// apb_uart
module apb_uart #(
    parameter SYSTEM_FREQUENCY = 50_000_000,
    parameter SAMPLING_RATE = 16
)(
    input pclk,  
    input preset_n,  
    input psel,
    input penable,
    input pwrite,
    input[11:0] paddr,
    input[3:0] pstrb,
    input[31:0] pwdata,
    output pready,
    output pslverr,
    output[31:0] prdata,
    output irq,
    output logic baud_o,
    output logic tick_rx, 
    input cts_n,
    input rx,
    output tx,
    output rts_n
);
    localparam logic [11:0] ADDR_TDR = 12'h000;
    localparam logic [11:0] ADDR_RDR = 12'h004;
    localparam logic [11:0] ADDR_LCR = 12'h008;
    localparam logic [11:0] ADDR_OCR = 12'h00C;
    localparam logic [11:0] ADDR_LSR = 12'h010;
    localparam logic [11:0] ADDR_FCR = 12'h014;
    localparam logic [11:0] ADDR_IER = 12'h018;
    localparam logic [11:0] ADDR_IIR = 12'h01C;
    localparam logic [11:0] ADDR_HCR = 12'h020;
    logic [31:0] tdr;
    logic [31:0] rdr;
    logic [31:0] lcr;
    logic [31:0] ocr;
    logic [31:0] lsr;
    logic [31:0] fcr;
    logic [31:0] ier;
  ...
Size: roughly 810 flip-flops, about 94 I/O pins, roughly 0.034 mm² of cells after synthesis.
export LEC_CHECK = 0
export ABC_AREA = 1
export CAP_MARGIN = 5
export CORE_MARGIN = 2
export CORE_UTILIZATION = 71
export CTS_CLUSTER_DIAMETER = 258
export CTS_CLUSTER_SIZE = 15
export SLEW_MARGIN = 20
create_clock -name core_clock -period 11.4 [get_ports {pclk}]
run.sh (not shown) runs the stock make flow with config.mk's settings and CLKGATE_MAP_FILE=.
Rerun with:
Settings changed: ABC_AREA 1 to not set, CAP_MARGIN 5 to 20, CORE_UTILIZATION 71 to 33, CTS_CLUSTER_DIAMETER 258 to not set, CTS_CLUSTER_SIZE 15 to not set.
Clock period 11.4 ns to 27.7 ns, I/O delays scaled along.
After rerunning: The new run ran to the end with no violations. Global-route usage came out lower by 20 points. Power drops by 52%. Count of clock-buffer cells in the layout rose by 25. Cell count came out lower by 1.8%. Worst setup slack improved by 14 ns. Synthesized cell count came out lower by 21%. Cell area climbs by 3.4%. Wire length came out lower by 5.9%.
Rerun with:
Settings changed: ABC_AREA set to 1, CORE_UTILIZATION 33 to 72.
Clock period 27.7 ns to 5.42 ns, I/O delays scaled along.
=> Power goes up to 5.1 times its value. Design area falls by 0.47%. Die size fell by 53%. Hold slack degrades by 0.019 ns. Core utilization is higher by 43 points. Synthesized area goes up by 2.1%. Routed wire length increases by 4.9%. Global-route usage came out higher by 19 points.

* * *

## zinc
apb_uart again, from the RTL that the note above started with.
Settings: LEC_CHECK=0, CAP_MARGIN=20, CORE_ASPECT_RATIO=0.72, CORE_MARGIN=2, CORE_UTILIZATION=72, CTS_CLUSTER_DIAMETER=28, CTS_CLUSTER_SIZE=62, HOLD_SLACK_MARGIN=0.3, PLACE_DENSITY_LB_ADDON=0.01, SETUP_SLACK_MARGIN=0.96, SLEW_MARGIN=20; clock period 3.37 ns.
zinc has completed all stages; timing, DRC and antenna checks passed.
The inputs of onyx differ from those of zinc as listed below.
# zinc
export LEC_CHECK = 0
export CAP_MARGIN = 20
export CORE_ASPECT_RATIO = 0.72
export CORE_MARGIN = 2
export CORE_UTILIZATION = 72
export CTS_CLUSTER_DIAMETER = 28
export CTS_CLUSTER_SIZE = 62
export HOLD_SLACK_MARGIN = 0.3
export PLACE_DENSITY_LB_ADDON = 0.01
export SETUP_SLACK_MARGIN = 0.96
export SLEW_MARGIN = 20
create_clock -name core_clock -period 3.37 [get_ports {pclk}]
# onyx
export LEC_CHECK = 0
export CAP_MARGIN = 20
export CORE_MARGIN = 2
export CORE_UTILIZATION = 72
export CTS_CLUSTER_SIZE = 62
export HOLD_SLACK_MARGIN = 0.13
export PLACE_DENSITY_LB_ADDON = 0.01
export SETUP_SLACK_MARGIN = 0.98
export SLEW_MARGIN = 20
create_clock -name core_clock -period 3.37 [get_ports {pclk}]
==> results <==
Fmax delta (onyx -> zinc): insignificant. Going from zinc to onyx, detailed-routing iteration count for the pre-antenna-repair pass shrinks by 1. Compare onyx and zinc | final setup slack of the worst path lower: zinc. zinc → onyx: total power went down 14%, number of nets in the synthesized netlist did not really move. On area of the chip, onyx and zinc are basically level. onyx and zinc ended up with nearly the same sequential cell area.

* * *

== run 1 ==
Starting RTL as in the previous note.
Settings: LEC_CHECK=0, CAP_MARGIN=20, CORE_MARGIN=2, CORE_UTILIZATION=40, SETUP_SLACK_MARGIN=0.77, SLEW_MARGIN=20; clock period 6.06 ns.
Run 1 was carried through to the last stage, and its layout satisfied the timing, DRC and antenna checks.
--- input diff run 1..run 2 ---
Settings: a change of CORE_UTILIZATION from 40 to 68; a deleted SETUP_SLACK_MARGIN that had been 0.77; an added CTS_CLUSTER_SIZE of 50; a change of the clock period (ns, I/O delays scaled along) from 6.06 to 3.62.
## What came out
Run 2 completed end to end with timing, DRC and antenna clean. From run 1 to run 2 the numbers moved as follows: post-layout period usage of the worst path saw an increase; cts-stage hold buffer count saw an increase; clock network power share saw a decrease; final wirelength saw a decrease; flip-flop and latch area saw little to no change. Cmp run 2 and run 1 / clock network contribution to total cell area / lower: run 2. The power drawn by the combinational cells in run 1 is 0.57 times that in run 2. Comparing the two runs side by side, run 2 comes out behind run 1 on worst setup slack.
Inputs modified between run 2 and run 3:
Settings: removing CTS_CLUSTER_SIZE (formerly 50); changing CORE_UTILIZATION from 68 to 40; changing the clock period (ns, I/O delays scaled along) from 3.62 to 6.06.
### Flow results
Run 3: PASS, flow complete, no timing, DRC or antenna violations. Run 2 finished every step from synthesis to the final layout, and the layout passed the timing, DRC and antenna checks. Number of nets in the finished design was lower in run 3 than in run 2. Sort run 3 and run 2 by cell count along the critical path, ascending, and run 3 comes first. Diff run 2 -> run 3: sequential share of cell area went down 0.92 points; diode insertion count for antenna repair dropped 1. Compared with run 2, in run 3 number of non-clock buffers in the layout went down; number of tap cells added at floorplan went up; all-layer global routing usage went down.
The inputs of run 4 differ from those of run 3 as listed below.
Settings: swapping 6.06 for 20.0 in the clock period (ns, I/O delays scaled along).
Findings:
Run comparison: run 3 launch point of the worst path paddr_d[3]; run 4 launch point of the worst path baud_gen_inst.tick_tx
From run 3 to run 4 the numbers moved as follows: final cell utilization of the core fell 0.22 points; routability-driven placement congestion ratio went up by 0.031; count of nets after finishing has remained practically unchanged.

* * *

== JK ==
Starting RTL as in the previous note.
export LEC_CHECK = 0
export ABC_AREA = 1
export CAP_MARGIN = 5
export CELL_PAD_IN_SITES_DETAIL_PLACEMENT = 2
export CELL_PAD_IN_SITES_GLOBAL_PLACEMENT = 1
export CORE_ASPECT_RATIO = 1.74
export CORE_MARGIN = 2
export CORE_UTILIZATION = 53
export CTS_CLUSTER_SIZE = 10
export GPL_TIMING_DRIVEN = 1
export MIN_ROUTING_LAYER = met2
export SETUP_SLACK_MARGIN = 5.0
export SLEW_MARGIN = 20
create_clock -name core_clock -period 20.0 [get_ports {pclk}]
As the logs show, JK stopped at 3_5_place_dp after a tool error, so it never reached the end of the flow.
Here is what was changed in the inputs of MS compared with JK.
Settings: a deleted CORE_ASPECT_RATIO that had been 1.74; a change of CORE_MARGIN from 2 to 7; a change of SLEW_MARGIN from 20 to 25; a change of CTS_CLUSTER_SIZE from 10 to 18; a change of CAP_MARGIN from 5 to 20; a deleted ABC_AREA that had been 1; a change of CORE_UTILIZATION from 53 to 64; a deleted GPL_TIMING_DRIVEN that had been 1; a change of CELL_PAD_IN_SITES_GLOBAL_PLACEMENT from 1 to 3.
==> results <==
MS never completed, since it errored out during 3_1_place_gp_skip_io. Fraction of synthesized area in multiplexers: MS and JK compared, higher one is MS. Going from JK to MS, Yosys chip area fell by 2.1%, number of nets in the synthesized netlist fell by 815, number of distinct library cells after synthesis rose by about 50%.
What AL does differently from MS at the input level:
Settings: setting CORE_ASPECT_RATIO to 1.74 for the first time; setting CTS_CLUSTER_DIAMETER to 24 for the first time; changing CELL_PAD_IN_SITES_GLOBAL_PLACEMENT from 3 to 1; changing SLEW_MARGIN from 25 to 20; changing CAP_MARGIN from 20 to 5; changing CORE_UTILIZATION from 64 to 67; setting PLACE_DENSITY_LB_ADDON to 0.16 for the first time; setting GPL_TIMING_DRIVEN to 1 for the first time; setting ABC_AREA to 1 for the first time; changing CTS_CLUSTER_SIZE from 18 to 10; changing CORE_MARGIN from 7 to 2.
AL ends up with a cell count listed in synth_stat.txt that is about 27% higher than in MS. Relative to MS, the distinct cell type count of the synthesized netlist of AL is lower by 27. Between AL and MS, the effective utilization at floorplan is higher for AL. MS has a higher mux share of post-synthesis cell area than AL. Compared with MS, AL shows width of the die lower by about 28%. Instance tally after logic synthesis for AL is higher than for MS. Against MS, AL comes in 2.1% higher on area of the synthesized netlist per yosys stat. Compared to MS, AL has cell area after synthesis about 2.1% higher. Compared to MS, AL has die size 6000 µm² lower. Between AL and MS, the difference in fraction of the mapped netlist area in adder cells is negligible. The lower number of rows created at floorplan of AL and MS is in MS. Status: AL FAILED at 3_1_place_gp_skip_io (tool error). The log for MS ends in 3_1_place_gp_skip_io with error GPL-0301, so the run never completed.
## Diff of input files: TR against AL
Settings: PLACE_DENSITY_LB_ADDON: 0.16 -> unset; CTS_CLUSTER_DIAMETER: 24 -> unset; CTS_CLUSTER_SIZE: 10 -> 18; ABC_AREA: 1 -> unset; CORE_ASPECT_RATIO: 1.74 -> unset; CORE_MARGIN: 2 -> 7; CORE_UTILIZATION: 67 -> 64; SLEW_MARGIN: 20 -> 25; GPL_ROUTABILITY_DRIVEN: unset -> 0; GPL_TIMING_DRIVEN: 1 -> unset; CELL_PAD_IN_SITES_GLOBAL_PLACEMENT: 1 -> 3; CAP_MARGIN: 5 -> 20; CELL_PAD_IN_SITES_DETAIL_PLACEMENT: 2 -> 1.
Results
TR failed in 3_1_place_gp_skip_io with GPL-0301.
Per the comparison of TR with AL, yosys synthesis chip area lower, die outline area went up about 11%, synthesis-stage register bit count was more or less identical, synthesized area went down by 2.1%.
| adder and majority gate portion of the synthesized area | AL vs TR | ≈ equal |
Taking AL as 1.0, TR lands at 1.2 on average cell area after synthesis.
Taking AL over TR, the synthesized cell count ratio works out to 1.3.
TR: fraction of the mapped netlist area in compound gates lower than AL
No activity file was given, so power comes from the tool's default toggle rates.
